## flow/run.sh

```bash
#!/bin/bash
# the make line also repeats each setting of config.mk as NAME=value (left out here)
make -C /OpenROAD-flow-scripts/flow DESIGN_CONFIG=/design/flow/config.mk WORK_HOME=/design/flow/orfs CLKGATE_MAP_FILE= finish
```

## flow/config.mk

```make
export PLATFORM = sky130hd
export DESIGN_NAME = booth
export DESIGN_NICKNAME = booth
export VERILOG_FILES = /design/flow/design.v
export SDC_FILE = /design/flow/constraint.sdc
export NUM_CORES = 4
export LEC_CHECK = 0
export ABC_AREA = 1
export CAP_MARGIN = 20
export CORE_MARGIN = 2
export CORE_UTILIZATION = 72
export CTS_CLUSTER_DIAMETER = 203
export CTS_CLUSTER_SIZE = 39
export PLACE_DENSITY = 0.8
export SLEW_MARGIN = 20
```

## flow/constraint.sdc

```tcl
create_clock -name core_clock -period 4.52 [get_ports {clk}]
set_input_delay 0.9040 -clock core_clock [delete_from_list [all_inputs] [get_ports {clk}]]
set_output_delay 0.9040 -clock core_clock [all_outputs]
set_load 0.01 [all_outputs]
```

## flow/design.v

```verilog
`timescale 1ns / 1ps
module booth(
    input clk,
    input load,
    input reset,
    input [31:0] M,  
    input [31:0] Q,  
    output reg [63:0] P,  
    output done           
    );
    reg signed [63:0] A;                
    reg signed [31:0] Q_temp;            
    reg signed [31:0] M_temp;            
    reg [4:0] Count;                       
    reg Q_minus_one;                     
    always @(posedge clk)
    begin
        if (reset == 1) 
        begin
            A = 64'b0;
            Q_minus_one = 0;
            P = 64'b0;
            Q_temp = 32'b0;
            M_temp = 32'b0;
            Count = 5'd16;
        end
        else if (load == 1)
        begin
            Q_temp = Q;
            M_temp = M;
            A = 64'b0;    
            Q_minus_one = 0;  
            Count = 5'd16;    
        end
        else if (Count > 5'd0)
        begin
            case ({Q_temp[1:0], Q_minus_one})
                3'b000, 3'b111:   
                    begin
                    end
                3'b001, 3'b010:   
                    begin
                        A = A + {{32{M_temp[31]}}, M_temp};
                    end
                3'b011:   
                    begin
                        A = A + ({{32{M_temp[31]}}, M_temp} << 1); 
                    end
                3'b100:   
                    begin
                        A = A - ({{32{M_temp[31]}}, M_temp} << 1); 
                    end
                3'b101, 3'b110:   
                    begin
                        A = A - {{32{M_temp[31]}}, M_temp}; 
                    end
            endcase
            Q_minus_one = Q_temp[1];
            Q_temp = {A[1:0], Q_temp[31:2]};   
            A = {A[63], A[63:2]};   
            Count = Count - 1'b1;
        end
        else
        begin
            Count = 5'b0;
        end
        P = {A[31:0], Q_temp};
    end
    assign done = (Count == 5'd0);
endmodule
```

==> results of run 1 <==
-- routing by layer --
layer  wire, µm  vias to the layer above  track usage [%]
li1           -                    11800                -
met1      27200                    11300             65.3
met2      30300                     2259             76.8
met3      14200                      578             21.8
met4       5240                       10             27.4
met5        226                        -             2.26
-- cell type report --
| cell class | count | area share, % |
|---|---|---|
| multi-input cells | 2787 | 62.2 |
| diodes | 2 | 0.0234 |
| clock buffers | 17 | 1.99 |
| well taps | 341 | 1.99 |
| clock inverters | 15 | 0.977 |
| repair buffers | 153 | 6.90 |
| flip-flops and latches | 132 | 12.4 |
| inverters | 772 | 13.5 |
-- repair_timing --
action,in CTS,in global routing
setup endpoints to repair,0,6
buffers inserted,0,1
hold buffers,0,0
gates resized,0,2
-- through the flow --
stage          utilization, %  hold slack, ns  setup slack (ns)  instances  setup TNS, ns
4_1_cts                  80.0           0.446             0.426       4216              0
2_1_floorplan               -           0.413              1.43       3805              0
6_report                 80.1           0.448             0.171       4219              0
5_1_grt                  80.0           0.498          -0.00914       4218       -0.00914
3_3_place_gp             77.6           0.429             0.550       4184              0
3_5_place_dp             77.6           0.428             0.440       4184              0
==> impl_metrics.toml, run 1 <==
# flow metrics
[cells_and_area]
seqCellArea_um2 = 2640
area_delta_synth_final_pct = 10.0
final_area_um2 = 21400
final_nets = 4060
comb_area_um2 = 13300
nFillCells = 2201

[job]
openroad.warnings = 28
maxCapViolCount = 0

[pwr]
pwr-share-seq_pct = 28.3
power_switching_mw = 2.11
p_int_mw = 2.71
p_per_area_nw_per_um2 = 225
total_power_mw = 4.82
power_leader = "combinational cells"
pg_comb_mw = 1.86
p_leak_nw = 12.8
powerClk_mw = 1.60
ir_worst_vdd_mv = 0.284
power_frac_clock_pct = 33.1
p_seq_mw = 1.36
pwr-share-comb_pct = 38.5
switching_share_pct = 43.7

[yosys]
top_cell = "nand2_1"
synth_nets = 4002
synth.distinct_cells = 49
yosys_warnings = 1
synthAoiAreaFrac_pct = 12.5
synth-area-yosys_um2 = 19400
top_logic_kind = "simple AND/OR/NAND/NOR gates"
synthTopCellsByCount = "1469 x nand2_1, 738 x inv_1, 278 x nand3_1"
ys_seq_share_pct = 13.6
flop_cell = "dfxtp_1"
ys_sh_mux_pct = 0
synthArstFlopShare_pct = 0
yosys.area.top_type = "nand2_1"
ys_seq_elements = 132
synthAdderAreaFrac_pct = 8.44
netlist_area_um2 = 19400
postSynthAreaPerCell_um2 = 5.11
synthXorXnorAreaFrac_pct = 1.53
ys_sh_simple_pct = 45.9
edf_count = 0
ys_cells = 3805
top_area_share_pct = 28.4
netlist_instances = 3805
area_leaders = "nand2_1 28%, inv_1 14%, dfxtp_1 14%"

[hold_path]
holdCritStartpoint = "Count[0]"
hold_depth = 1
holdPathEnd = "Count[0]"
hold_class = "reg2reg"

[worst_setup_path]
path_buffers = 3
path_class = "reg2reg"
crit_path_start = "M_temp[0]"
cp-endpoint = "A[44]"
cp.depth = 26
path_max_fanout = 4
end_kind = "register"
reg2reg_to = "A[44]"
cpPeakStageDelay_ns = 0.46
r2r_start = "M_temp[0]"
regToRegSetupSlack_ns = 0.17
cp_data_arrival_time_ns = 4.75
start_kind = "register"
crit_required_ns = 4.93
r2r_cells = 26
crit_path_top_delay_cell = "ha_1"
critPathTopFamily = "simple AND/OR/NAND/NOR gates"
crit_path_frequent_cell = "nand2_1"

[floorplan]
core_um2 = 26700
die_w_um = 168
fp_util_pct = 72.8
fp.dieH_um = 168
die_area_um2 = 28300
ios = 132
row_count = 60

[sta]
period_needed_ns = 4.35
final_hold_viol_count = 0
finClkSkew_ns = 0.0220
setup-violations-final = 0
maxSlewViolCount = 0
period_used_pct = 96.2
worstMarginPinSlew_ns = 1.07
max_freq_mhz = 230
relSlewSlack_pct = 28.6

[detailed_routing]
drc = 0
drt-total-wl_um = 77100
vias = 25900
routedWlPerCell_um = 18.3
postRouteAntennaNets = 0
dr.pass1.iters = 22
drtIter0Drc = 4666
viasPerCell = 6.15

[placed_design]
dp_hpwl_um = 59900
placed_area_um2 = 20700
io_buffer_count = 131
place.gp.congestion = 1.26

[cts]
cts.sinks = 132
clk_latency_ns = 0.46
path_clk_slew_ns = 0.08
root_buffer = "clkbuf_16"
cts_tree = "done"
cts_buffers = 17
clock_path_buffers = 2
htree_levels = 4

[status]
status = "timing/DRC/antenna clean"

[global_route]
antenna_found_initial = 2
overflow = 0
grt_max_degree = 54
grt_pass1_vias = 23300
grt_pass1_wl_um = 118000
track_usage_pct = 52.4
==> run 2: changes to the inputs <==
- ABC_AREA: 1 -> not set
- CORE_UTILIZATION: 72 -> 70
- CTS_CLUSTER_DIAMETER: 203 -> not set
- CTS_CLUSTER_SIZE: 39 -> 90
- HOLD_SLACK_MARGIN: not set -> -0.09
- PLACE_DENSITY: 0.8 -> not set
- SETUP_SLACK_MARGIN: not set -> -0.4
- clock period: 4.52 -> 4.57 ns (I/O delays scaled with it)
==> impl_metrics.toml, run 2 <==
# implementation run metrics
[status]
status = "stopped before the end"
haltStage = "global routing"
error_line = "[ERROR GRT-0116] Global routing finished with congestion. Check the congestion regions in the DRC Viewer."

[yosys]
postSynthAreaPerCell_um2 = 7.08
top_cell = "a21oi_1"
ys_seq_share_pct = 17.4
ys_cells = 2141
top_logic_kind = "AND-OR/OR-AND gates"
synthArstFlopShare_pct = 0
netlist_area_um2 = 15200
synthAdderAreaFrac_pct = 10.8
yosys_warnings = 1
top_area_share_pct = 17.4
area_leaders = "dfxtp_1 17%, ha_1 11%, a21oi_1 9.9%"
synthXorXnorAreaFrac_pct = 10.0
synth-area-yosys_um2 = 15200
synthAoiAreaFrac_pct = 32.4
netlist_instances = 2141
ys_seq_elements = 132
edf_count = 0
synth_nets = 2338
synth.distinct_cells = 95
flop_cell = "dfxtp_1"
synthTopCellsByCount = "299 x a21oi_1, 250 x nand2_1, 209 x nor2_1"
yosys.area.top_type = "dfxtp_1"
ys_sh_simple_pct = 20.0
ys_sh_mux_pct = 2.58

[cts]
postCtsHoldBufs = 0
cts_buffers = 17
root_buffer = "clkbuf_16"
htree_levels = 4
cts.sinks = 132
clock_path_buffers = 2

[floorplan]
fp.dieH_um = 151
core_um2 = 21200
die_area_um2 = 22800
fp_util_pct = 71.6
row_count = 53
die_w_um = 151
ios = 132

[placed_design]
dp_slack_ns = -0.583
dp_hpwl_um = 41600
place.gp.congestion = 1.06
io_buffer_count = 131
post-place-cells = 2703

[global_route]
overflow = 96
track_usage_pct = 77.9
run 2: layer usage:
layer / GRT usage, % / overflow
met2: 92.4 / 56
met5: 41.6 / 0
met1: 77.9 / 1
met4: 71.8 / 39
met3: 67.4 / 0
run 2: what timing repair did:
| item | in CTS |
|---|---|
| buffers inserted | 9 |
| gates resized | 44 |
| cloned | 0 |
| pin swaps | 24 |
| setup endpoints to repair | 30 |
run 2: metrics by stage:
| stage | power (mW) | TNS [ns] | cell area, µm² |
|---|---|---|---|
| after global placement | 3.35 | -5.86 | 18700 |
| after floorplan | 2.61 | -2.24 | 15200 |
| after CTS | 4.97 | -8.99 | 19500 |
| after detailed placement | 3.43 | -11.42 | 18700 |
==> run 3: changes to the inputs <==
- CORE_UTILIZATION: 70 -> 40
- CTS_CLUSTER_SIZE: 90 -> not set
- HOLD_SLACK_MARGIN: -0.09 -> not set
- SETUP_SLACK_MARGIN: -0.4 -> 1.71
- clock period: 4.57 -> 6.53 ns (I/O delays scaled with it)
==> impl_metrics.toml, run 3 <==
# flow metrics
[placed_design]
dp_hpwl_um = 40700
place.gp.congestion = 0.961
io_buffer_count = 131
dp_slack_ns = 0.663

[worst_setup_path]
regToRegSetupSlack_ns = 1.58
crit_chain = "or4_4 > or2_4 > nand2b_4 > nor4_4 > buf_6 > buf_6 > nand4b_4 > nor2_4 > buf_6 > buf_12 > o31a_1 > ha_4 > nand4_1 > nor3_2 > a222oi_1 > a31oi_1 > nor2b_1 > o221a_2 > o41ai_4 > a221oi_2 > o21ai_1 > xor2_1 > a21o_1"
path_buffers = 4
crit_path_top_delay_cell = "or4_4"
reg2reg_to = "A[60]"
r2r_cells = 23
crit_path_frequent_cell = "buf_6"
cp_data_arrival_time_ns = 5.30
path_class = "reg2reg"
critPathTopFamily = "simple AND/OR/NAND/NOR gates"
crit_required_ns = 6.89
path_max_fanout = 5
crit_path_start = "M_temp[4]"
r2r_start = "M_temp[4]"
cpPeakStageDelay_ns = 0.53
start_kind = "register"
end_kind = "register"
cp-endpoint = "A[60]"
cp.depth = 23

[yosys]
synthAoiAreaFrac_pct = 32.4
synth.distinct_cells = 95
synth-area-yosys_um2 = 15200
synthXorXnorAreaFrac_pct = 10.0
top_cell = "a21oi_1"
area_leaders = "dfxtp_1 17%, ha_1 11%, a21oi_1 9.9%"
top_logic_kind = "AND-OR/OR-AND gates"
synth_nets = 2338
top_area_share_pct = 17.4
flop_cell = "dfxtp_1"
synthAdderAreaFrac_pct = 10.8
ys_cells = 2141
yosys.area.top_type = "dfxtp_1"
yosys_warnings = 1
netlist_instances = 2141
edf_count = 0
synthArstFlopShare_pct = 0
ys_sh_simple_pct = 20.0
ys_seq_elements = 132
ys_seq_share_pct = 17.4
ys_sh_mux_pct = 2.58
netlist_area_um2 = 15200
synthTopCellsByCount = "299 x a21oi_1, 250 x nand2_1, 209 x nor2_1"
postSynthAreaPerCell_um2 = 7.08

[hold_path]
hold_depth = 1
holdCritStartpoint = "Count[0]"
holdPathEnd = "Count[0]"
hold_class = "reg2reg"

[sta]
grt_setup_unrepaired = "true"
tns_ns = 0
setup-violations-final = 0
fin_ws_ns = 1.58
final_hold_viol_count = 0
period_used_pct = 75.8
finClkSkew_ns = 0.0111
max_freq_mhz = 202
worstMarginPinSlew_ns = 1.24
timing.hold.ws_ns = 0.441
relSlewSlack_pct = 17.3
period_needed_ns = 4.95
maxSlewViolCount = 0

[floorplan]
row_count = 71
fp.dieH_um = 199
die_area_um2 = 39500
ios = 132
die_w_um = 199
core_um2 = 37500
fp_util_pct = 40.4

[global_route]
overflow = 0
grt_pass1_wl_um = 86600
antenna_found_initial = 0
grt_max_degree = 69
track_usage_pct = 28.0
grt_pass1_vias = 15500

[pwr]
pg_comb_mw = 1.46
ir_worst_vdd_mv = 0.186
p_seq_uw = 945
p_int_mw = 2.12
power_switching_mw = 1.38
p_per_area_nw_per_um2 = 181
powerClk_mw = 1.09
power_frac_clock_pct = 31.3
pwr-share-seq_pct = 27.0
power_leader = "combinational cells"
p_leak_nw = 8.04
pwr-share-comb_pct = 41.7
switching_share_pct = 39.4

[cts]
cts_tree = "done"
clock_path_buffers = 2
root_buffer = "clkbuf_16"
path_clk_slew_ns = 0.07
postCtsHoldBufs = 0
cts_buffers = 17
htree_levels = 4
clk_latency_ns = 0.46
cts.sinks = 132

[detailed_routing]
vias = 16600
routedWlPerCell_um = 21.1
drt-total-wl_um = 57600
drtIter0Drc = 1159
viasPerCell = 6.06
drc = 0
dr.pass1.iters = 5
postRouteAntennaNets = 0
insertedDiodeCount = 0

[cells_and_area]
nFillCells = 3650
area_delta_synth_final_pct = 27.7
fin_util_pct = 51.6
final_nets = 2403

[status]
status = "timing/DRC/antenna clean"

[job]
openroad.warnings = 29
maxCapViolCount = 0
run 3: layout make-up:
cell class              count  area (µm²)  share of cell area, %
repair buffers            240        2170                   11.2
well taps                 511         639                   3.30
clock buffers              19         443                   2.29
flip-flops and latches    132        2650                   13.7
multi-input cells        1778       13100                   67.7
inverters                  37         140                  0.724
clock inverters            13         196                   1.02
run 3: per-layer routing:
metal  vias to the layer above  track usage [%]  part of all wire, %
li1                       7887                -                    -
met1                      7946             34.1                   42
met2                       578             48.3                   50
met3                       145             3.71                  4.5
met4                         0             14.0                  4.2
met5                         -                0                    0
run 3: metrics by stage:
| step | std cells | power [mW] | area (µm²) |
|---|---|---|---|
| floorplan | 2141 | 1.83 | 15200 |
| global placement | 2608 | 2.18 | 16500 |
| detailed placement | 2608 | 2.19 | 16500 |
| CTS | 2693 | 3.37 | 18100 |
| global route | 2730 | 3.66 | 19400 |
| finish | 2730 | 3.50 | 19400 |
run 3: repair_timing:
| action | CTS | global route |
|---|---|---|
| buffers inserted | 52 | 37 |
| gates resized | 138 | 207 |
| endpoints found under the setup margin | 37 | 31 |
| pin swaps | 66 | 80 |
| gates cloned | 1 | 0 |
==> run 4: changes to the inputs <==
- ABC_AREA: not set -> 1
- CAP_MARGIN: 20 -> 5
- CELL_PAD_IN_SITES_DETAIL_PLACEMENT: not set -> 0
- CORE_MARGIN: 2 -> 4
- CORE_UTILIZATION: 40 -> 65
- CTS_CLUSTER_DIAMETER: not set -> 178
- CTS_CLUSTER_SIZE: not set -> 55
- GPL_TIMING_DRIVEN: not set -> 0
- MIN_ROUTING_LAYER: not set -> met1
- PLACE_DENSITY: not set -> 0.56
- SETUP_SLACK_MARGIN: 1.71 -> 1.73
- SLEW_MARGIN: 20 -> 25
- TNS_END_PERCENT: not set -> 70
- clock period: 6.53 -> 7.9 ns (I/O delays scaled with it)
==> impl_metrics.toml, run 4 <==
# flow metrics
[placed_design]
post-place-cells = 4324
placed_area_um2 = 21200
dp_hpwl_um = 63700
place.gp.congestion = 1.19
io_buffer_count = 129

[cts]
htree_levels = 4
postCtsHoldBufs = 0
cts_tree = "done"
path_clk_slew_ns = 0.07
root_buffer = "clkbuf_16"
post_cts.repair.setup_buffers = 0
cts_buffers = 17
cts.sinks = 132
clk_latency_ns = 0.45
ctsResizeCount = 0
clock_path_buffers = 2

[worst_setup_path]
crit_path_start = "Count[0]"
crit_chain = "inv_1 > ha_1 > inv_1 > or2_1 > nor2_1 > nand2_1 > clkinv_1 > clkbuf_1 > clkdlybuf4s50_1"
end_kind = "output port"
start_kind = "register"
crit_path_frequent_cell = "inv_1"
cpPeakStageDelay_ns = 0.67
regToRegSetupSlack_ns = 3.23
cp_data_arrival_time_ns = 3.33
r2r_start = "Q_temp[0]"
critPathTopFamily = "buffers and inverters"
crit_required_ns = 6.32
reg2reg_to = "A[36]"
path_max_fanout = 10
path_class = "reg2out"
path_buffers = 5
crit_path_top_delay_cell = "clkdlybuf4s50_1"
cp.depth = 9
cp-endpoint = "done"
r2r_cells = 21

[floorplan]
core_um2 = 29600
ios = 132
die_w_um = 181
die_area_um2 = 32800
row_count = 63
fp.dieH_um = 181
fp_util_pct = 65.8

[yosys]
ys_cells = 3805
yosys.area.top_type = "nand2_1"
top_logic_kind = "simple AND/OR/NAND/NOR gates"
ys_sh_mux_pct = 0
synthAdderAreaFrac_pct = 8.44
flop_cell = "dfxtp_1"
edf_count = 0
netlist_area_um2 = 19400
synth.distinct_cells = 49
top_area_share_pct = 28.4
yosys_warnings = 1
ys_seq_share_pct = 13.6
area_leaders = "nand2_1 28%, inv_1 14%, dfxtp_1 14%"
synthXorXnorAreaFrac_pct = 1.53
postSynthAreaPerCell_um2 = 5.11
synthArstFlopShare_pct = 0
synth_nets = 4002
synth-area-yosys_um2 = 19400
netlist_instances = 3805
synthAoiAreaFrac_pct = 12.5
synthTopCellsByCount = "1469 x nand2_1, 738 x inv_1, 278 x nand3_1"
ys_sh_simple_pct = 45.9
ys_seq_elements = 132
top_cell = "nand2_1"

[cells_and_area]
nFillCells = 2681
area_delta_synth_final_pct = 12.2
final_nets = 4150
final_cells = 4356
final_area_um2 = 21800
seqCellArea_um2 = 2640
comb_area_um2 = 13300

[sta]
final_hold_viol_count = 0
worstMarginPinSlew_ns = 0.858
tns_ns = 0
setup-violations-final = 0
period_used_pct = 62.1
max_freq_mhz = 204
maxSlewViolCount = 0
relSlewSlack_pct = 42.2
period_needed_ns = 4.91
finClkSkew_ns = 0.0180
grt_setup_unrepaired = "false"
timing.hold.ws_ns = 0.465

[pwr]
power_leader = "combinational cells"
p_per_area_nw_per_um2 = 123
switching_share_pct = 42.6
pg_comb_mw = 1.07
p_int_mw = 1.54
p_leak_nw = 13.0
powerClk_uw = 826
power_switching_mw = 1.14
pwr-share-comb_pct = 40.2
pwr-share-seq_pct = 28.9
power_frac_clock_pct = 30.9
total_power_mw = 2.68
ir_worst_vdd_mv = 0.177
p_seq_uw = 774

[global_route]
overflow = 0
grt_max_degree = 17
antenna_found_initial = 1
track_usage_pct = 44.7
grt_pass1_wl_um = 118000
grt_pass1_vias = 22900

[detailed_routing]
routedWlPerCell_um = 17.7
insertedDiodeCount = 0
drtIter0Drc = 4073
dr.pass1.iters = 10
vias = 25400
viasPerCell = 5.82
drt-total-wl_um = 77000
postRouteAntennaNets = 0
drc = 0

[hold_path]
hold_depth = 1
holdPathEnd = "Count[0]"
hold_class = "reg2reg"
holdCritStartpoint = "Count[0]"

[status]
status = "timing/DRC/antenna clean"

[job]
openroad.warnings = 28
maxCapViolCount = 0
run 4: final cells by class:
cell class	count	share of cell area (%)
inverter	772	13.3
clock buffer	18	2.01
tap	390	2.24
multi-input combinational	2787	61.0
timing repair buffer	129	5.92
buffer	114	2.77
clock inverter	14	0.717
sequential	132	12.1
run 4: metrics by stage:
| stage | setup slack [ns] | util (%) |
|---|---|---|
| floorplan | 4.81 | - |
| global placement | 3.72 | 71.8 |
| detailed placement | 3.64 | 71.8 |
| CTS | 3.17 | 73.8 |
| global route | 3.05 | 73.8 |
| finish | 2.99 | 73.8 |
run 4: routing by layer:
metal,vias up,share of wire (%),track usage (%)
li1,12000,-,-
met2,1862,40,67.9
met4,2,6.1,20.7
met5,-,0.047,0
met3,374,16,13.5
met1,11100,38,58.4
==> run 5: changes to the inputs <==
- ABC_AREA: 1 -> not set
- CAP_MARGIN: 5 -> 25
- CELL_PAD_IN_SITES_DETAIL_PLACEMENT: 0 -> 2
- CELL_PAD_IN_SITES_GLOBAL_PLACEMENT: not set -> 3
- CORE_ASPECT_RATIO: not set -> 0.7
- CORE_MARGIN: 4 -> 9
- CORE_UTILIZATION: 65 -> 40
- CTS_CLUSTER_DIAMETER: 178 -> 136
- CTS_CLUSTER_SIZE: 55 -> 77
- GPL_ROUTABILITY_DRIVEN: not set -> 1
- HOLD_SLACK_MARGIN: not set -> -0.01
- MAX_ROUTING_LAYER: not set -> met5
- MIN_ROUTING_LAYER: met1 -> met2
- PLACE_DENSITY: 0.56 -> not set
- PLACE_DENSITY_LB_ADDON: not set -> 0.08
- SETUP_SLACK_MARGIN: 1.73 -> not set
- SLEW_MARGIN: 25 -> 20
- TNS_END_PERCENT: 70 -> not set
- clock period: 7.9 -> 10.0 ns (I/O delays scaled with it)
==> impl_metrics.toml, run 5 <==
# implementation run metrics
[yosys]
synthAdderAreaFrac_pct = 10.8
synthTopCellsByCount = "299 x a21oi_1, 250 x nand2_1, 209 x nor2_1"
ys_sh_simple_pct = 20.0
netlist_instances = 2141
yosys.area.top_type = "dfxtp_1"
ys_seq_elements = 132
synthXorXnorAreaFrac_pct = 10.0
postSynthAreaPerCell_um2 = 7.08
edf_count = 0
synthArstFlopShare_pct = 0
synthAoiAreaFrac_pct = 32.4
ys_sh_mux_pct = 2.58
top_area_share_pct = 17.4
top_cell = "a21oi_1"
netlist_area_um2 = 15200
ys_seq_share_pct = 17.4
yosys_warnings = 1
flop_cell = "dfxtp_1"
area_leaders = "dfxtp_1 17%, ha_1 11%, a21oi_1 9.9%"
ys_cells = 2141
synth.distinct_cells = 95
top_logic_kind = "AND-OR/OR-AND gates"
synth-area-yosys_um2 = 15200
synth_nets = 2338

[floorplan]
row_count = 59
die_w_um = 251
core_um2 = 37300
die_area_um2 = 45300
ios = 132
fp_util_pct = 40.6
fp.dieH_um = 181

[status]
haltStage = "global placement"
error_line = "[ERROR FLW-0024] Place density exceeds 1.0 (current PLACE_DENSITY_LB_ADDON =  0.08). Please check if the value of  PLACE_DENSITY_LB_ADDON is between 0 and 0.99."
status = "stopped before the end"
==> run 6: changes to the inputs <==
- ABC_AREA: not set -> 1
- CAP_MARGIN: 25 -> 20
- CELL_PAD_IN_SITES_DETAIL_PLACEMENT: 2 -> not set
- CELL_PAD_IN_SITES_GLOBAL_PLACEMENT: 3 -> not set
- CORE_ASPECT_RATIO: 0.7 -> 1.28
- CORE_MARGIN: 9 -> 2
- CORE_UTILIZATION: 40 -> 72
- CTS_CLUSTER_DIAMETER: 136 -> 199
- CTS_CLUSTER_SIZE: 77 -> 96
- GPL_ROUTABILITY_DRIVEN: 1 -> not set
- GPL_TIMING_DRIVEN: 0 -> not set
- HOLD_SLACK_MARGIN: -0.01 -> not set
- MAX_ROUTING_LAYER: met5 -> not set
- MIN_ROUTING_LAYER: met2 -> not set
- PLACE_DENSITY: not set -> 0.4
- PLACE_DENSITY_LB_ADDON: 0.08 -> not set
- SETUP_SLACK_MARGIN: not set -> 0.38
- clock period: 10.0 -> 4.09 ns (I/O delays scaled with it)
==> impl_metrics.toml, run 6 <==
# implementation run metrics
[yosys]
synthXorXnorAreaFrac_pct = 1.53
synthAdderAreaFrac_pct = 8.44
synth-area-yosys_um2 = 19400
ys_sh_mux_pct = 0
synth_nets = 4002
synthTopCellsByCount = "1469 x nand2_1, 738 x inv_1, 278 x nand3_1"
netlist_area_um2 = 19400
synthAoiAreaFrac_pct = 12.5
yosys.area.top_type = "nand2_1"
top_area_share_pct = 28.4
flop_cell = "dfxtp_1"
top_cell = "nand2_1"
ys_seq_share_pct = 13.6
top_logic_kind = "simple AND/OR/NAND/NOR gates"
ys_cells = 3805
postSynthAreaPerCell_um2 = 5.11
synth.distinct_cells = 49
netlist_instances = 3805
ys_seq_elements = 132
ys_sh_simple_pct = 45.9
yosys_warnings = 1
edf_count = 0
synthArstFlopShare_pct = 0
area_leaders = "nand2_1 28%, inv_1 14%, dfxtp_1 14%"

[global_route]
track_usage_pct = 83.9
overflow = 235

[placed_design]
dp_hpwl_um = 60800
io_buffer_count = 131
dp_slack_ns = 0.139
post-place-cells = 4200
place.gp.congestion = 1.22
placed_area_um2 = 20800

[status]
status = "stopped before the end"
haltStage = "global routing"
error_line = "[ERROR GRT-0232] Routing congestion too high. Check the congestion heatmap in the GUI."

[floorplan]
die_w_um = 149
row_count = 68
die_area_um2 = 28400
fp_util_pct = 72.6
ios = 132
core_um2 = 26800
fp.dieH_um = 190

[cts]
root_buffer = "clkbuf_16"
cts_buffers = 17
cts.sinks = 132
htree_levels = 4
clock_path_buffers = 2
postCtsHoldBufs = 0
run 6: per-layer routing:
layer / GRT overflow / GRT usage, %
met1: 2 / 83.1
met2: 113 / 97.9
met3: 3 / 71.4
met4: 115 / 87.4
met5: 2 / 29.8
run 6: what timing repair did:
item,CTS
resized,39
pin swaps,14
hold endpoints to repair,0
buffers inserted,9
setup endpoints to repair,36
==> run 7: changes to the inputs <==
- ABC_AREA: 1 -> 0
- CAP_MARGIN: 20 -> 40
- CORE_ASPECT_RATIO: 1.28 -> not set
- CORE_UTILIZATION: 72 -> 70
- CTS_CLUSTER_DIAMETER: 199 -> 330
- CTS_CLUSTER_SIZE: 96 -> 88
- HOLD_SLACK_MARGIN: not set -> 0.29
- MIN_ROUTING_LAYER: not set -> met1
- PLACE_DENSITY: 0.4 -> 0.8
- SETUP_SLACK_MARGIN: 0.38 -> 0.08
- TNS_END_PERCENT: not set -> 5
- clock period: 4.09 -> 3.98 ns (I/O delays scaled with it)
==> impl_metrics.toml, run 7 <==
# implementation run metrics
[status]
status = "stopped before the end"
haltStage = "clock tree synthesis"
error_line = "[ERROR DPL-0038] Utilization greater than 100%, impossible to legalize"

[placed_design]
io_buffer_count = 131
dp_hpwl_um = 54600
place.gp.congestion = 1.03

[yosys]
netlist_area_um2 = 15200
yosys_warnings = 1
flop_cell = "dfxtp_1"
synthTopCellsByCount = "299 x a21oi_1, 250 x nand2_1, 209 x nor2_1"
synthXorXnorAreaFrac_pct = 10.0
top_logic_kind = "AND-OR/OR-AND gates"
top_cell = "a21oi_1"
ys_sh_simple_pct = 20.0
synth_nets = 2338
synthArstFlopShare_pct = 0
yosys.area.top_type = "dfxtp_1"
synth-area-yosys_um2 = 15200
ys_seq_share_pct = 17.4
synthAoiAreaFrac_pct = 32.4
postSynthAreaPerCell_um2 = 7.08
ys_cells = 2141
netlist_instances = 2141
ys_seq_elements = 132
top_area_share_pct = 17.4
synthAdderAreaFrac_pct = 10.8
edf_count = 0
ys_sh_mux_pct = 2.58
synth.distinct_cells = 95
area_leaders = "dfxtp_1 17%, ha_1 11%, a21oi_1 9.9%"

[floorplan]
die_area_um2 = 22800
die_w_um = 151
ios = 132
fp.dieH_um = 151
fp_util_pct = 71.6
core_um2 = 21200
row_count = 53
-- run 7: metrics by stage --
| stage | setup WS [ns] | cell area (µm²) | cells | utilization [%] |
|---|---|---|---|---|
| after floorplan | -0.958 | 15200 | 2141 | - |
| after global placement | -1.11 | 20000 | 2869 | 94.5 |
| after detailed placement | -1.50 | 20000 | 2870 | 94.5 |
==> run 8: changes to the inputs <==
- ABC_AREA: 0 -> 1
- CAP_MARGIN: 40 -> 5
- CELL_PAD_IN_SITES_DETAIL_PLACEMENT: not set -> 1
- CORE_MARGIN: 2 -> 7
- CORE_UTILIZATION: 70 -> 60
- CTS_CLUSTER_DIAMETER: 330 -> 241
- CTS_CLUSTER_SIZE: 88 -> 57
- HOLD_SLACK_MARGIN: 0.29 -> not set
- PLACE_DENSITY: 0.8 -> 0.56
- TNS_END_PERCENT: 5 -> 15
- clock period: 3.98 -> 7.9 ns (I/O delays scaled with it)
==> impl_metrics.toml, run 8 <==
# implementation run metrics
[status]
haltStage = "detailed placement"
error_line = "[ERROR DPL-0033] detailed placement checks failed during check placement."
status = "stopped before the end"

[yosys]
synth-area-yosys_um2 = 19400
synthXorXnorAreaFrac_pct = 1.53
netlist_area_um2 = 19400
top_logic_kind = "simple AND/OR/NAND/NOR gates"
flop_cell = "dfxtp_1"
ys_seq_share_pct = 13.6
yosys_warnings = 1
synthTopCellsByCount = "1469 x nand2_1, 738 x inv_1, 278 x nand3_1"
postSynthAreaPerCell_um2 = 5.11
area_leaders = "nand2_1 28%, inv_1 14%, dfxtp_1 14%"
synthAdderAreaFrac_pct = 8.44
edf_count = 0
ys_seq_elements = 132
synthArstFlopShare_pct = 0
ys_sh_mux_pct = 0
netlist_instances = 3805
yosys.area.top_type = "nand2_1"
synthAoiAreaFrac_pct = 12.5
synth.distinct_cells = 49
top_area_share_pct = 28.4
synth_nets = 4002
ys_sh_simple_pct = 45.9
ys_cells = 3805
top_cell = "nand2_1"

[floorplan]
core_um2 = 31700
row_count = 65
fp_util_pct = 61.3
die_w_um = 194
die_area_um2 = 37700
fp.dieH_um = 194
ios = 132

[placed_design]
io_buffer_count = 131
place.gp.congestion = 1.11
-- run 8: metrics by stage --
step | hold slack [ns] | std cells | power (mW)
3_3_place_gp | 0.423 | 4234 | 1.74
2_1_floorplan | 0.413 | 3805 | 1.45
==> run 9: changes to the inputs <==
- CELL_PAD_IN_SITES_DETAIL_PLACEMENT: 1 -> not set
- CORE_MARGIN: 7 -> 2
- CORE_UTILIZATION: 60 -> 70
- CTS_CLUSTER_DIAMETER: 241 -> 226
- CTS_CLUSTER_SIZE: 57 -> 88
- HOLD_SLACK_MARGIN: not set -> 0.29
- PLACE_DENSITY: 0.56 -> not set
- PLACE_DENSITY_LB_ADDON: not set -> 0.05
- TNS_END_PERCENT: 15 -> not set
- clock period: 7.9 -> 5.46 ns (I/O delays scaled with it)
==> impl_metrics.toml, run 9 <==
# flow metrics
[status]
status = "timing/DRC/antenna clean"

[worst_setup_path]
cp_data_arrival_time_ns = 5.02
crit_chain = "nand2_1 > inv_2 > nor2_4 > inv_2 > nor2_4 > inv_2 > nand2_1 > nand2_1 > ha_1 > nand2_1 > nor2_1 > nand2_1 > inv_2 > nand2_1 > nor3_1 > nand2_1 > nand3_1 > nand2_1 > nand3_1 > nand3_1 > nand2_1 > inv_1"
crit_path_top_delay_cell = "nand2_1"
crit_path_start = "Q_temp[0]"
cp.depth = 22
r2r_start = "Q_temp[0]"
crit_required_ns = 5.82
cpPeakStageDelay_ns = 0.71
path_class = "reg2reg"
path_buffers = 5
cp-endpoint = "A[53]"
r2r_cells = 22
reg2reg_to = "A[53]"
crit_path_frequent_cell = "nand2_1"
critPathTopFamily = "simple AND/OR/NAND/NOR gates"
path_max_fanout = 35
start_kind = "register"
regToRegSetupSlack_ns = 0.80
end_kind = "register"

[pwr]
power_frac_clock_pct = 33.1
pwr-share-comb_pct = 38.3
p_leak_nw = 12.7
switching_share_pct = 42.5
total_power_mw = 3.95
p_per_area_nw_per_um2 = 185
p_seq_mw = 1.13
powerClk_mw = 1.31
power_leader = "combinational cells"
ir_worst_vdd_mv = 0.206
p_int_mw = 2.27
pwr-share-seq_pct = 28.6
power_switching_mw = 1.68
pg_comb_mw = 1.51

[yosys]
edf_count = 0
ys_seq_share_pct = 13.6
netlist_area_um2 = 19400
synthArstFlopShare_pct = 0
ys_sh_mux_pct = 0
synthTopCellsByCount = "1469 x nand2_1, 738 x inv_1, 278 x nand3_1"
flop_cell = "dfxtp_1"
yosys.area.top_type = "nand2_1"
yosys_warnings = 1
synthXorXnorAreaFrac_pct = 1.53
synth.distinct_cells = 49
top_logic_kind = "simple AND/OR/NAND/NOR gates"
synthAoiAreaFrac_pct = 12.5
ys_sh_simple_pct = 45.9
synthAdderAreaFrac_pct = 8.44
netlist_instances = 3805
top_area_share_pct = 28.4
top_cell = "nand2_1"
area_leaders = "nand2_1 28%, inv_1 14%, dfxtp_1 14%"
synth_nets = 4002
ys_seq_elements = 132
synth-area-yosys_um2 = 19400
ys_cells = 3805
postSynthAreaPerCell_um2 = 5.11

[floorplan]
ios = 132
die_w_um = 171
row_count = 61
core_um2 = 27600
die_area_um2 = 29100
fp.dieH_um = 171
fp_util_pct = 70.6

[sta]
relSlewSlack_pct = 26.8
max_freq_mhz = 214
worstMarginPinSlew_ns = 1.10
period_needed_ns = 4.66
grt_setup_unrepaired = "false"
finClkSkew_ns = 0.0200
final_hold_viol_count = 0
period_used_pct = 85.4
tns_ns = 0
setup-violations-final = 0
fin_ws_ns = 0.795
maxSlewViolCount = 0

[cts]
ctsResizeCount = 0
clk_latency_ns = 0.45
htree_levels = 4
cts_buffers = 17
postCtsHoldBufs = 0
post_cts.repair.setup_buffers = 0
cts_tree = "done"
root_buffer = "clkbuf_16"
cts.sinks = 132
path_clk_slew_ns = 0.07
clock_path_buffers = 2

[detailed_routing]
drc = 0
dr.pass1.iters = 11
drtIter0Drc = 4813
drt-total-wl_um = 76100
viasPerCell = 6.01
routedWlPerCell_um = 17.9
vias = 25500
postRouteAntennaNets = 0

[cells_and_area]
area_delta_synth_final_pct = 9.88
final_cells = 4250
fin_util_pct = 77.6
comb_area_um2 = 13300
seqCellArea_um2 = 2640
final_nets = 4053
nFillCells = 2343

[job]
maxCapViolCount = 0
openroad.warnings = 26

[placed_design]
dp_slack_ns = 1.25
dp_hpwl_um = 59300
post-place-cells = 4215
io_buffer_count = 131
place.gp.congestion = 1.20

[global_route]
antenna_found_initial = 2
overflow = 0
grt_max_degree = 59
track_usage_pct = 51.3
grt_pass1_vias = 23100
grt_pass1_wl_um = 117000

[hold_path]
hold_depth = 2
holdCritStartpoint = "Count[2]"
holdPathEnd = "Count[2]"
hold_class = "reg2reg"
-- run 9: through the flow --
| stage | hold WS (ns) | instance area (µm²) |
|---|---|---|
| 2_1_floorplan | 0.413 | 19400 |
| 3_3_place_gp | 0.424 | 20700 |
| 3_5_place_dp | 0.428 | 20700 |
| 4_1_cts | 0.479 | 21400 |
| 5_1_grt | 0.503 | 21400 |
| 6_report | 0.478 | 21400 |
-- run 9: final cells by class --
type	instances	share of cell area [%]
Clock buffer	17	1.99
Inverter	772	13.6
Sequential cell	132	12.4
Clock inverter	14	0.878
Multi-Input combinational cell	2787	62.3
Tap cell	378	2.21
Antenna cell	4	0.0468
Timing Repair Buffer	146	6.66
-- run 9: metal layers --
metal | share of wire, % | up-vias | GRT usage (%)
met4 | 7.0 | 4 | 29.2
met5 | 0.10 | - | 0.522
li1 | - | 11800 | -
met1 | 36 | 11200 | 63.7
met2 | 39 | 2034 | 73.6
met3 | 18 | 520 | 22.2
==> run 10: changes to the inputs <==
- CAP_MARGIN: 5 -> 20
- CORE_UTILIZATION: 70 -> 72
- CTS_CLUSTER_DIAMETER: 226 -> not set
- CTS_CLUSTER_SIZE: 88 -> 98
- HOLD_SLACK_MARGIN: 0.29 -> not set
- MIN_ROUTING_LAYER: met1 -> not set
- PLACE_DENSITY_LB_ADDON: 0.05 -> not set
- SETUP_SLACK_MARGIN: 0.08 -> not set
- TNS_END_PERCENT: not set -> 10
- clock period: 5.46 -> 7.64 ns (I/O delays scaled with it)
==> impl_metrics.toml, run 10 <==
# flow metrics
[status]
status = "timing/DRC/antenna clean"

[detailed_routing]
drc = 0
vias = 25800
routedWlPerCell_um = 18.1
dr.pass1.iters = 19
viasPerCell = 6.12
drt-total-wl_um = 76300
drtIter0Drc = 5144
postRouteAntennaNets = 0

[yosys]
synthXorXnorAreaFrac_pct = 1.53
synthTopCellsByCount = "1469 x nand2_1, 738 x inv_1, 278 x nand3_1"
top_cell = "nand2_1"
netlist_area_um2 = 19400
ys_seq_share_pct = 13.6
edf_count = 0
synth_nets = 4002
top_logic_kind = "simple AND/OR/NAND/NOR gates"
top_area_share_pct = 28.4
flop_cell = "dfxtp_1"
postSynthAreaPerCell_um2 = 5.11
ys_seq_elements = 132
synthArstFlopShare_pct = 0
area_leaders = "nand2_1 28%, inv_1 14%, dfxtp_1 14%"
synth.distinct_cells = 49
ys_cells = 3805
synth-area-yosys_um2 = 19400
synthAoiAreaFrac_pct = 12.5
yosys.area.top_type = "nand2_1"
netlist_instances = 3805
yosys_warnings = 1
ys_sh_simple_pct = 45.9
ys_sh_mux_pct = 0
synthAdderAreaFrac_pct = 8.44

[placed_design]
io_buffer_count = 131
dp_hpwl_um = 59400
placed_area_um2 = 20700
place.gp.congestion = 1.15

[cts]
cts.sinks = 132
post_cts.repair.setup_buffers = 0
clock_path_buffers = 2
cts_tree = "done"
clk_latency_ns = 0.45
htree_levels = 4
root_buffer = "clkbuf_16"
cts_buffers = 17
postCtsHoldBufs = 0
ctsResizeCount = 0
path_clk_slew_ns = 0.07

[cells_and_area]
comb_area_um2 = 13300
area_delta_synth_final_pct = 9.57
nFillCells = 2169
final_nets = 4049
final_area_um2 = 21300
seqCellArea_um2 = 2640

[worst_setup_path]
cp_data_arrival_time_ns = 5.92
reg2reg_to = "A[46]"
cp-endpoint = "A[46]"
r2r_start = "Q_temp[0]"
crit_path_frequent_cell = "nand2_1"
cpPeakStageDelay_ns = 0.71
crit_path_start = "Q_temp[0]"
critPathTopFamily = "simple AND/OR/NAND/NOR gates"
crit_path_top_delay_cell = "nand2_1"
path_buffers = 5
cp.depth = 22
r2r_cells = 22
path_class = "reg2reg"
path_max_fanout = 61
regToRegSetupSlack_ns = 2.06
crit_required_ns = 7.97
start_kind = "register"
crit_chain = "nor2_2 > nor2_4 > buf_4 > inv_2 > nor2_4 > inv_2 > nand2_1 > nand2_1 > ha_1 > nand2_1 > nor2_1 > inv_1 > nor2_1 > nand2_1 > nor2_1 > nand2_1 > nand3_1 > nand2_1 > nand3_1 > nand3_1 > nand2_1 > inv_1"
end_kind = "register"

[sta]
grt_setup_unrepaired = "false"
relSlewSlack_pct = 27.5
maxSlewViolCount = 0
final_hold_viol_count = 0
period_used_pct = 73.1
tns_ns = 0
finClkSkew_ns = 0.0295
period_needed_ns = 5.58
max_freq_mhz = 179
worstMarginPinSlew_ns = 1.09
setup-violations-final = 0

[global_route]
overflow = 0
grt_pass1_wl_um = 117000
track_usage_pct = 51.7
grt_pass1_vias = 22700
grt_max_degree = 66
antenna_found_initial = 2

[pwr]
powerClk_uw = 898
pwr-share-seq_pct = 29.1
switching_share_pct = 43.8
p_int_mw = 1.57
power_frac_clock_pct = 32.2
p_leak_nw = 12.7
p_per_area_nw_per_um2 = 131
ir_worst_vdd_mv = 0.145
p_seq_uw = 811
power_switching_mw = 1.22
pg_comb_mw = 1.08
pwr-share-comb_pct = 38.7
power_leader = "combinational cells"

[floorplan]
core_um2 = 26700
fp.dieH_um = 168
row_count = 60
die_w_um = 168
die_area_um2 = 28300
ios = 132
fp_util_pct = 72.8

[hold_path]
hold_class = "reg2reg"
holdPathEnd = "Count[0]"
holdCritStartpoint = "Count[0]"
hold_depth = 1

[job]
maxCapViolCount = 0
openroad.warnings = 28
==> run 10: per-stage QoR <==
| step | worst slack, ns | hold slack [ns] | util (%) | power (mW) | instances |
|---|---|---|---|---|---|
| floorplan | 4.55 | 0.413 | - | 1.50 | 3805 |
| global placement | 2.67 | 0.424 | 77.3 | 1.78 | 4172 |
| detailed placement | 2.54 | 0.436 | 77.3 | 1.82 | 4172 |
| CTS | 2.52 | 0.449 | 79.5 | 2.68 | 4204 |
| global route | 1.96 | 0.489 | 79.7 | 2.87 | 4206 |
| finish | 2.06 | 0.451 | 79.7 | 2.79 | 4208 |
==> run 10: layer usage <==
| layer | track usage, % | part of all wire, % | vias to the layer above |
|---|---|---|---|
| met2 | 75.1 | 39 | 2320 |
| met1 | 66.8 | 36 | 11100 |
| met3 | 21.0 | 19 | 528 |
| met5 | 0 | 0.10 | - |
| met4 | 23.8 | 6.5 | 6 |
| li1 | - | - | 11800 |
==> run 10: final cells by class <==
type	count	area share, %
Inverter	772	13.6
Tap cell	341	2.00
Clock buffer	17	2.00
Timing Repair Buffer	142	6.67
Antenna cell	2	0.0235
Multi-Input combinational cell	2787	62.5
Clock inverter	15	0.846
Sequential cell	132	12.4
==> run 11: changes to the inputs <==
- ABC_AREA: 1 -> not set
- CORE_UTILIZATION: 72 -> 40
- CTS_CLUSTER_DIAMETER: not set -> 332
- CTS_CLUSTER_SIZE: 98 -> 99
- SETUP_SLACK_MARGIN: not set -> 2.94
- TNS_END_PERCENT: 10 -> not set
- clock period: 7.64 -> 10.0 ns (I/O delays scaled with it)
==> impl_metrics.toml, run 11 <==
# flow metrics
[status]
status = "timing/DRC/antenna clean"

[sta]
finClkSkew_ns = 0.0198
tns_ns = 0
maxSlewViolCount = 0
setup-violations-final = 0
period_needed_ns = 6.42
worstMarginPinSlew_ns = 1.14
grt_setup_unrepaired = "false"
timing.hold.ws_ns = 0.444
relSlewSlack_pct = 23.7
period_used_pct = 64.2
final_hold_viol_count = 0
max_freq_mhz = 156
fin_ws_ns = 3.58

[floorplan]
core_um2 = 37500
die_area_um2 = 39500
fp_util_pct = 40.4
ios = 132
row_count = 71
fp.dieH_um = 199
die_w_um = 199

[worst_setup_path]
cp-endpoint = "A[57]"
path_max_fanout = 17
reg2reg_to = "A[57]"
crit_chain = "or4_4 > nor2b_2 > and2_1 > nand2_1 > nor2_1 > nand2_1 > nor3_2 > nand4b_2 > ha_1 > nand2_1 > o21ai_0 > ha_1 > nand4_1 > or3_1 > nand2b_1 > a21oi_1 > o21ai_0 > a31oi_1 > a211oi_2 > o21ai_1 > nand4_1 > mux2i_1 > a211o_1"
crit_path_top_delay_cell = "or4_4"
critPathTopFamily = "simple AND/OR/NAND/NOR gates"
crit_path_frequent_cell = "nand2_1"
end_kind = "register"
r2r_cells = 23
cpPeakStageDelay_ns = 0.57
path_buffers = 0
r2r_start = "M_temp[3]"
regToRegSetupSlack_ns = 3.58
crit_path_start = "M_temp[3]"
path_class = "reg2reg"
start_kind = "register"
cp.depth = 23
cp_data_arrival_time_ns = 6.77
crit_required_ns = 10.35

[yosys]
synthTopCellsByCount = "299 x a21oi_1, 250 x nand2_1, 209 x nor2_1"
synth-area-yosys_um2 = 15200
synthXorXnorAreaFrac_pct = 10.0
ys_sh_simple_pct = 20.0
synthAdderAreaFrac_pct = 10.8
yosys_warnings = 1
netlist_area_um2 = 15200
top_cell = "a21oi_1"
ys_cells = 2141
ys_seq_elements = 132
top_area_share_pct = 17.4
synth.distinct_cells = 95
synthArstFlopShare_pct = 0
synth_nets = 2338
ys_sh_mux_pct = 2.58
edf_count = 0
area_leaders = "dfxtp_1 17%, ha_1 11%, a21oi_1 9.9%"
flop_cell = "dfxtp_1"
synthAoiAreaFrac_pct = 32.4
ys_seq_share_pct = 17.4
yosys.area.top_type = "dfxtp_1"
postSynthAreaPerCell_um2 = 7.08
top_logic_kind = "AND-OR/OR-AND gates"
netlist_instances = 2141

[cts]
htree_levels = 4
cts.sinks = 132
path_clk_slew_ns = 0.08
root_buffer = "clkbuf_16"
cts_buffers = 17
post_cts.repair.setup_buffers = 0
ctsResizeCount = 0
postCtsHoldBufs = 0
cts_tree = "done"
clock_path_buffers = 2
clk_latency_ns = 0.46

[detailed_routing]
dr_wl_met2_um = 24500
top_layer = "met4"
drc = 0
postRouteAntennaNets = 0
wl_met1_um = 23100
met3WireLength_um = 2780
drt-total-wl_um = 52400
insertedDiodeCount = 0
vias = 15900
drtIter0Drc = 1381
routedWlPerCell_um = 19.9
viasPerCell = 6.02
dr.pass1.iters = 5

[pwr]
total_power_mw = 2.06
powerClk_uw = 648
ir_worst_vdd_mv = 0.107
pwr-share-comb_pct = 39.0
power_leader = "combinational cells"
switching_share_pct = 41.2
p_per_area_nw_per_um2 = 121
p_leak_nw = 7.17
power_switching_uw = 848
pg_comb_uw = 803
p_seq_uw = 608
pwr-share-seq_pct = 29.5
power_frac_clock_pct = 31.5
p_int_mw = 1.21

[cells_and_area]
nFillCells = 3928
final_cells = 2634
area_delta_synth_final_pct = 12.1
final_nets = 2307
fin_util_pct = 45.3
final_area_um2 = 17000

[placed_design]
post-place-cells = 2602
place.gp.congestion = 0.948
dp_slack_ns = 3.75
io_buffer_count = 131
dp_hpwl_um = 38300
placed_area_um2 = 16400

[global_route]
grt_pass1_vias = 15100
overflow = 0
track_usage_pct = 26.2
antenna_found_initial = 0
grt_pass1_wl_um = 82100
grt_max_degree = 90

[job]
maxCapViolCount = 0
openroad.warnings = 26

[hold_path]
holdPathEnd = "Count[0]"
hold_depth = 1
hold_class = "reg2reg"
holdCritStartpoint = "Count[0]"
run 11: final cells by class:
class / instances / area (µm²) / share of cell area, %
Sequential cell: 132 / 2640 / 15.6
Tap cell: 511 / 639 / 3.76
Multi-Input combinational cell: 1777 / 11600 / 68.1
Clock inverter: 15 / 160 / 0.943
Inverter: 37 / 140 / 0.825
Timing Repair Buffer: 145 / 1410 / 8.29
Clock buffer: 17 / 425 / 2.50
run 11: routing by layer:
metal | global-route usage [%] | up-vias
met4 | 11.3 | 0
met2 | 44.3 | 545
met5 | 0 | -
met3 | 3.56 | 122
li1 | - | 7688
met1 | 33.2 | 7510
==> run 12: changes to the inputs <==
- ABC_AREA: not set -> 0
- CAP_MARGIN: 20 -> 10
- CELL_PAD_IN_SITES_DETAIL_PLACEMENT: not set -> 2
- CORE_MARGIN: 2 -> 4
- CORE_UTILIZATION: 40 -> 47
- CTS_CLUSTER_DIAMETER: 332 -> 129
- CTS_CLUSTER_SIZE: 99 -> not set
- GPL_ROUTABILITY_DRIVEN: not set -> 0
- GPL_TIMING_DRIVEN: not set -> 1
- HOLD_SLACK_MARGIN: not set -> 0.27
- MAX_ROUTING_LAYER: not set -> met4
- MIN_ROUTING_LAYER: not set -> met2
- PLACE_DENSITY_LB_ADDON: not set -> 0.12
- SETUP_SLACK_MARGIN: 2.94 -> 0.7
- SLEW_MARGIN: 20 -> 30
- clock period: 10.0 -> 5.93 ns (I/O delays scaled with it)
==> impl_metrics.toml, run 12 <==
# implementation run metrics
[yosys]
flop_cell = "dfxtp_1"
edf_count = 0
ys_seq_share_pct = 17.4
synthAoiAreaFrac_pct = 32.4
postSynthAreaPerCell_um2 = 7.08
synthArstFlopShare_pct = 0
area_leaders = "dfxtp_1 17%, ha_1 11%, a21oi_1 9.9%"
netlist_instances = 2141
ys_sh_simple_pct = 20.0
synthAdderAreaFrac_pct = 10.8
synth.distinct_cells = 95
synthTopCellsByCount = "299 x a21oi_1, 250 x nand2_1, 209 x nor2_1"
top_cell = "a21oi_1"
synth-area-yosys_um2 = 15200
top_logic_kind = "AND-OR/OR-AND gates"
yosys_warnings = 1
yosys.area.top_type = "dfxtp_1"
ys_cells = 2141
synth_nets = 2338
synthXorXnorAreaFrac_pct = 10.0
ys_seq_elements = 132
netlist_area_um2 = 15200
ys_sh_mux_pct = 2.58
top_area_share_pct = 17.4

[floorplan]
core_um2 = 31700
fp_util_pct = 47.8
die_area_um2 = 35200
row_count = 65
ios = 132
fp.dieH_um = 188
die_w_um = 188

[status]
status = "stopped before the end"
error_line = "[ERROR DPL-0033] detailed placement checks failed during check placement."
haltStage = "detailed placement"

[placed_design]
io_buffer_count = 131
==> run 13: changes to the inputs <==
- ABC_AREA: 0 -> not set
- CAP_MARGIN: 10 -> 20
- CELL_PAD_IN_SITES_DETAIL_PLACEMENT: 2 -> 0
- CORE_ASPECT_RATIO: not set -> 1.97
- CORE_MARGIN: 4 -> 2
- CORE_UTILIZATION: 47 -> 22
- CTS_CLUSTER_DIAMETER: 129 -> not set
- CTS_CLUSTER_SIZE: not set -> 30
- GPL_TIMING_DRIVEN: 1 -> not set
- HOLD_SLACK_MARGIN: 0.27 -> not set
- MAX_ROUTING_LAYER: met4 -> not set
- MIN_ROUTING_LAYER: met2 -> not set
- PLACE_DENSITY_LB_ADDON: 0.12 -> 0.2
- SETUP_SLACK_MARGIN: 0.7 -> not set
- SLEW_MARGIN: 30 -> 20
- TNS_END_PERCENT: not set -> 40
- clock period: 5.93 -> 3.93 ns (I/O delays scaled with it)
==> impl_metrics.toml, run 13 <==
# flow metrics
[yosys]
netlist_area_um2 = 15200
synthAdderAreaFrac_pct = 10.8
ys_sh_mux_pct = 2.58
yosys_warnings = 1
synthAoiAreaFrac_pct = 32.4
top_area_share_pct = 17.4
top_cell = "a21oi_1"
edf_count = 0
synth.distinct_cells = 95
synth-area-yosys_um2 = 15200
ys_sh_simple_pct = 20.0
netlist_instances = 2141
synthTopCellsByCount = "299 x a21oi_1, 250 x nand2_1, 209 x nor2_1"
ys_seq_share_pct = 17.4
synth_nets = 2338
synthXorXnorAreaFrac_pct = 10.0
synthArstFlopShare_pct = 0
flop_cell = "dfxtp_1"
area_leaders = "dfxtp_1 17%, ha_1 11%, a21oi_1 9.9%"
ys_cells = 2141
top_logic_kind = "AND-OR/OR-AND gates"
ys_seq_elements = 132
postSynthAreaPerCell_um2 = 7.08
yosys.area.top_type = "dfxtp_1"

[placed_design]
io_buffer_count = 131
placed_area_um2 = 21500
dp_hpwl_um = 62300
post-place-cells = 3577
dp_slack_ns = -1.64

[cts]
root_buffer = "clkbuf_16"
htree_levels = 4
cts.sinks = 132
clock_path_buffers = 2
cts_tree = "done"
cts_buffers = 17
clk_latency_ns = 0.48
path_clk_slew_ns = 0.07

[worst_setup_path]
end_kind = "register"
cp.depth = 22
crit_path_start = "M_temp[6]"
reg2reg_to = "A[59]"
cpPeakStageDelay_ns = 0.56
crit_path_frequent_cell = "buf_4"
path_buffers = 5
crit_chain = "or4_4 > or2_4 > nand2b_4 > or4_4 > nor3_4 > buf_4 > buf_6 > nor2_4 > xnor2_4 > ha_4 > buf_6 > nand4_1 > a2111oi_2 > buf_4 > o21ai_4 > o41ai_4 > a31o_4 > a31oi_1 > buf_4 > xnor2_4 > nand2_1 > a21oi_1"
cp_data_arrival_time_ns = 5.37
critPathTopFamily = "simple AND/OR/NAND/NOR gates"
path_class = "reg2reg"
crit_required_ns = 4.34
r2r_cells = 22
regToRegSetupSlack_ns = -1.03
crit_path_top_delay_cell = "or4_4"
start_kind = "register"
r2r_start = "M_temp[6]"
path_max_fanout = 4
cp-endpoint = "A[59]"

[global_route]
top_usage_layer = "met2"
use_met3_pct = 2.93
track_usage_pct = 21.8
grt_pass1_vias = 19600
antenna_found_initial = 2
overflow = 0
use_met1_pct = 17.5
grt_pass1_wl_um = 115000
grt_max_degree = 68
grt_util_met2_pct = 43.1

[sta]
finClkSkew_ns = 0.0117
period_used_pct = 126
max_freq_mhz = 201
relSlewSlack_pct = 39.6
fin_ws_ns = -1.03
period_needed_ns = 4.96
maxSlewViolCount = 0
timing.hold.ws_ns = 0.444
final_hold_viol_count = 0
grt_setup_unrepaired = "true"
setup-violations-final = 50
worstMarginPinSlew_ns = 0.907

[pwr]
ir_worst_vdd_mv = 0.353
switching_share_pct = 39.9
p_int_mw = 3.92
power_switching_mw = 2.60
powerClk_mw = 1.68
p_per_area_nw_per_um2 = 272
power_leader = "combinational cells"
p_seq_mw = 1.53
pg_comb_mw = 3.30
p_leak_nw = 10.8
power_frac_clock_pct = 25.8
pwr-share-comb_pct = 50.7
pwr-share-seq_pct = 23.5

[detailed_routing]
drc = 0
postRouteAntennaNets = 0
dr.pass1.iters = 5
drtIter0Drc = 926
drt-total-wl_um = 78700
routedWlPerCell_um = 21.6
vias = 18700
viasPerCell = 5.13

[hold_path]
hold_class = "reg2reg"
hold_depth = 1
holdCritStartpoint = "Count[0]"
holdPathEnd = "Count[0]"

[floorplan]
core_um2 = 68400
row_count = 135
ios = 132
fp.dieH_um = 372
fp_util_pct = 22.2
die_area_um2 = 71100
die_w_um = 191

[cells_and_area]
nFillCells = 7249
final_area_um2 = 24000
final_nets = 2934
fin_util_pct = 35.1
final_cells = 3640
area_delta_synth_final_pct = 58.3

[job]
openroad.warnings = 29
maxCapViolCount = 0

[status]
status = "complete, but fails checks"
violations = "negative setup slack"
==> run 13: routing by layer <==
layer,routed length (µm),up-vias,part of all wire [%]
li1,-,8924,-
met1,23800,8977,30
met2,43500,510,55
met3,2610,275,3.3
met4,8830,0,11
met5,0,-,0
==> run 13: per-stage QoR <==
step           total power [mW]  TNS (ns)
2_1_floorplan              3.04    -14.60
3_3_place_gp               4.52    -52.28
3_5_place_dp               4.54    -55.15
4_1_cts                    6.43    -32.24
5_1_grt                    6.83    -42.96
6_report                   6.52    -34.16
==> run 13: layout make-up <==
cell class,count,area [µm²],area share (%)
repair buffers,772,6270,26.1
clock buffers,19,453,1.89
diodes,1,2.50,0.0104
clock inverters,12,131,0.548
inverters,37,140,0.584
well taps,890,1110,4.64
flip-flops and latches,132,2650,11.0
multi-input cells,1777,13200,55.2
==> run 13: timing repair <==
action | 4_1_cts | 5_1_grt
setup buffers | 19 | 20
pin swaps | 111 | 58
gates resized | 235 | 106
setup endpoints to repair | 51 | 52
hold buffers | 0 | 0
==> run 14: changes to the inputs <==
- CELL_PAD_IN_SITES_DETAIL_PLACEMENT: 0 -> not set
- CORE_ASPECT_RATIO: 1.97 -> not set
- CORE_UTILIZATION: 22 -> 70
- CTS_CLUSTER_DIAMETER: not set -> 45
- CTS_CLUSTER_SIZE: 30 -> not set
- GPL_ROUTABILITY_DRIVEN: 0 -> not set
- HOLD_SLACK_MARGIN: not set -> -0.09
- PLACE_DENSITY_LB_ADDON: 0.2 -> 0.26
- SETUP_SLACK_MARGIN: not set -> 1.07
- TNS_END_PERCENT: 40 -> not set
- clock period: 3.93 -> 5.49 ns (I/O delays scaled with it)
==> impl_metrics.toml, run 14 <==
# implementation run metrics
[yosys]
top_area_share_pct = 17.4
synth.distinct_cells = 95
ys_sh_simple_pct = 20.0
yosys.area.top_type = "dfxtp_1"
netlist_area_um2 = 15200
edf_count = 0
synthArstFlopShare_pct = 0
area_leaders = "dfxtp_1 17%, ha_1 11%, a21oi_1 9.9%"
top_cell = "a21oi_1"
ys_cells = 2141
postSynthAreaPerCell_um2 = 7.08
synthTopCellsByCount = "299 x a21oi_1, 250 x nand2_1, 209 x nor2_1"
ys_seq_elements = 132
yosys_warnings = 1
ys_seq_share_pct = 17.4
netlist_instances = 2141
synthXorXnorAreaFrac_pct = 10.0
top_logic_kind = "AND-OR/OR-AND gates"
ys_sh_mux_pct = 2.58
flop_cell = "dfxtp_1"
synth_nets = 2338
synth-area-yosys_um2 = 15200
synthAdderAreaFrac_pct = 10.8
synthAoiAreaFrac_pct = 32.4

[placed_design]
dp_hpwl_um = 37000
dp_slack_ns = 0.165
io_buffer_count = 131
place.gp.congestion = 1.01
post-place-cells = 2389

[floorplan]
fp.dieH_um = 151
die_area_um2 = 22800
die_w_um = 151
row_count = 53
core_um2 = 21200
fp_util_pct = 71.6
ios = 132

[cts]
postCtsHoldBufs = 0
cts_buffers = 17
root_buffer = "clkbuf_16"
clock_path_buffers = 2
cts.sinks = 132
htree_levels = 4

[global_route]
overflow = 81
track_usage_pct = 81.5

[status]
error_line = "[ERROR GRT-0232] Routing congestion too high. Check the congestion heatmap in the GUI."
haltStage = "global routing"
status = "stopped before the end"
[run 14: what timing repair did]
| item | in CTS |
|---|---|
| pin swaps | 113 |
| hold endpoints to repair | 0 |
| buffers inserted | 73 |
| setup endpoints to repair | 36 |
| gates resized | 231 |
[run 14: metrics by stage]
| stage | cell area [µm²] | utilization (%) | total power [mW] |
|---|---|---|---|
| 2_1_floorplan | 15300 | - | 2.18 |
| 3_3_place_gp | 16400 | 77.3 | 2.53 |
| 3_5_place_dp | 16400 | 77.3 | 2.57 |
| 4_1_cts | 18500 | 87.5 | 3.94 |
[run 14: layer usage]
layer	GRT usage (%)	GRT overflow
met1	81.9	4
met2	94.1	42
met3	72.9	3
met4	72.6	31
met5	57.0	1
==> run 15: changes to the inputs <==
- ABC_AREA: not set -> 1
- CORE_UTILIZATION: 70 -> 65
- CTS_CLUSTER_DIAMETER: 45 -> not set
- CTS_CLUSTER_SIZE: not set -> 96
- HOLD_SLACK_MARGIN: -0.09 -> not set
- PLACE_DENSITY_LB_ADDON: 0.26 -> not set
- SETUP_SLACK_MARGIN: 1.07 -> not set
- clock period: 5.49 -> 3.8 ns (I/O delays scaled with it)
==> impl_metrics.toml, run 15 <==
# flow metrics
[cts]
clk_latency_ns = 0.45
clock_path_buffers = 2
root_buffer = "clkbuf_16"
cts.sinks = 132
cts_buffers = 17
cts_tree = "done"
path_clk_slew_ns = 0.07
postCtsHoldBufs = 0
htree_levels = 4

[worst_setup_path]
path_class = "reg2reg"
cp-endpoint = "P[58]"
reg2reg_to = "P[58]"
r2r_cells = 21
crit_required_ns = 4.18
regToRegSetupSlack_ns = -0.18
end_kind = "register"
critPathTopFamily = "simple AND/OR/NAND/NOR gates"
path_buffers = 2
path_max_fanout = 5
crit_path_frequent_cell = "nand2_1"
cpPeakStageDelay_ns = 0.50
cp_data_arrival_time_ns = 4.37
start_kind = "register"
crit_chain = "inv_2 > nand4_1 > nor2_1 > nand2_1 > o21ai_0 > nand2_1 > nand2_1 > o21ai_0 > ha_1 > nand2_1 > nor2_1 > nand2_1 > nor2_1 > nand2_1 > nand2_2 > buf_4 > xor2_1 > nand2_1 > nand3_1 > nand2_1 > nand2_1"
r2r_start = "M_temp[18]"
cp.depth = 21
crit_path_top_delay_cell = "ha_1"
crit_path_start = "M_temp[18]"

[detailed_routing]
drtIter0Drc = 4364
dr.pass1.iters = 13
drt-total-wl_um = 81200
viasPerCell = 5.99
vias = 26000
drc = 0
postRouteAntennaNets = 0
routedWlPerCell_um = 18.7

[pwr]
total_power_mw = 5.89
power_frac_clock_pct = 30.1
switching_share_pct = 43.7
power_switching_mw = 2.58
power_leader = "combinational cells"
p_per_area_nw_per_um2 = 251
pg_comb_mw = 2.49
pwr-share-seq_pct = 27.6
p_leak_nw = 13.4
p_seq_mw = 1.62
p_int_mw = 3.31
ir_worst_vdd_mv = 0.262
powerClk_mw = 1.77
pwr-share-comb_pct = 42.4

[yosys]
edf_count = 0
top_cell = "nand2_1"
flop_cell = "dfxtp_1"
postSynthAreaPerCell_um2 = 5.11
yosys_warnings = 1
netlist_area_um2 = 19400
synth.distinct_cells = 49
synth_nets = 4002
yosys.area.top_type = "nand2_1"
synthArstFlopShare_pct = 0
synthAdderAreaFrac_pct = 8.44
ys_seq_elements = 132
synthTopCellsByCount = "1469 x nand2_1, 738 x inv_1, 278 x nand3_1"
top_area_share_pct = 28.4
ys_seq_share_pct = 13.6
ys_sh_mux_pct = 0
synthAoiAreaFrac_pct = 12.5
synthXorXnorAreaFrac_pct = 1.53
top_logic_kind = "simple AND/OR/NAND/NOR gates"
ys_sh_simple_pct = 45.9
ys_cells = 3805
area_leaders = "nand2_1 28%, inv_1 14%, dfxtp_1 14%"
netlist_instances = 3805
synth-area-yosys_um2 = 19400

[sta]
setup-violations-final = 28
fin_ws_ns = -0.181
period_needed_ns = 3.98
final_hold_viol_count = 0
grt_setup_unrepaired = "true"
period_used_pct = 105
relSlewSlack_pct = 31.0
max_freq_mhz = 251
worstMarginPinSlew_ns = 1.04
maxSlewViolCount = 0
finClkSkew_ns = 0.0203
tns_ns = -1.72

[placed_design]
dp_hpwl_um = 61200
dp_slack_ns = -0.142
io_buffer_count = 131
place.gp.congestion = 1.22
post-place-cells = 4279
placed_area_um2 = 21200

[floorplan]
fp.dieH_um = 177
ios = 132
row_count = 63
fp_util_pct = 65.8
die_area_um2 = 31300
core_um2 = 29600
die_w_um = 177

[cells_and_area]
nFillCells = 2376
final_cells = 4341
final_area_um2 = 23500
area_delta_synth_final_pct = 20.6
final_nets = 4134

[hold_path]
hold_class = "reg2reg"
holdPathEnd = "Count[0]"
hold_depth = 1
holdCritStartpoint = "Count[0]"

[job]
openroad.warnings = 29
maxCapViolCount = 0

[global_route]
antenna_found_initial = 1
overflow = 0
grt_pass1_wl_um = 117000
track_usage_pct = 48.0
grt_pass1_vias = 22600
grt_max_degree = 62

[status]
status = "complete, but fails checks"
violations = "negative setup slack"
==> run 15: what timing repair did <==
action | in CTS | in global routing
resized | 11 | 402
buffers inserted | 1 | 28
endpoints found under the setup margin | 8 | 47
pin swaps | 1 | 90
==> run 15: through the flow <==
step	hold slack [ns]	utilization (%)
2_1_floorplan	0.413	-
3_3_place_gp	0.431	71.7
3_5_place_dp	0.433	71.7
4_1_cts	0.443	73.8
5_1_grt	0.467	79.3
6_report	0.442	79.3
==> run 15: layout make-up <==
cell class | count | area [µm²] | share of cell area (%)
diodes | 1 | 2.50 | 0.0107
well taps | 390 | 488 | 2.08
inverters | 772 | 2900 | 12.4
flip-flops and latches | 132 | 2650 | 11.3
clock inverters | 14 | 156 | 0.667
multi-input cells | 2787 | 14700 | 62.8
repair buffers | 227 | 2080 | 8.89
clock buffers | 18 | 439 | 1.87
==> run 15: per-layer routing <==
layer	routed length (µm)	global-route usage (%)	vias up	part of all wire, %
met5	72	0	-	0.089
met4	5070	22.4	4	6.2
met3	13900	17.7	491	17
met2	32200	69.2	2079	40
met1	29900	63.2	11500	37
li1	-	-	12000	-
Power is estimated from default activity; no workload was simulated.
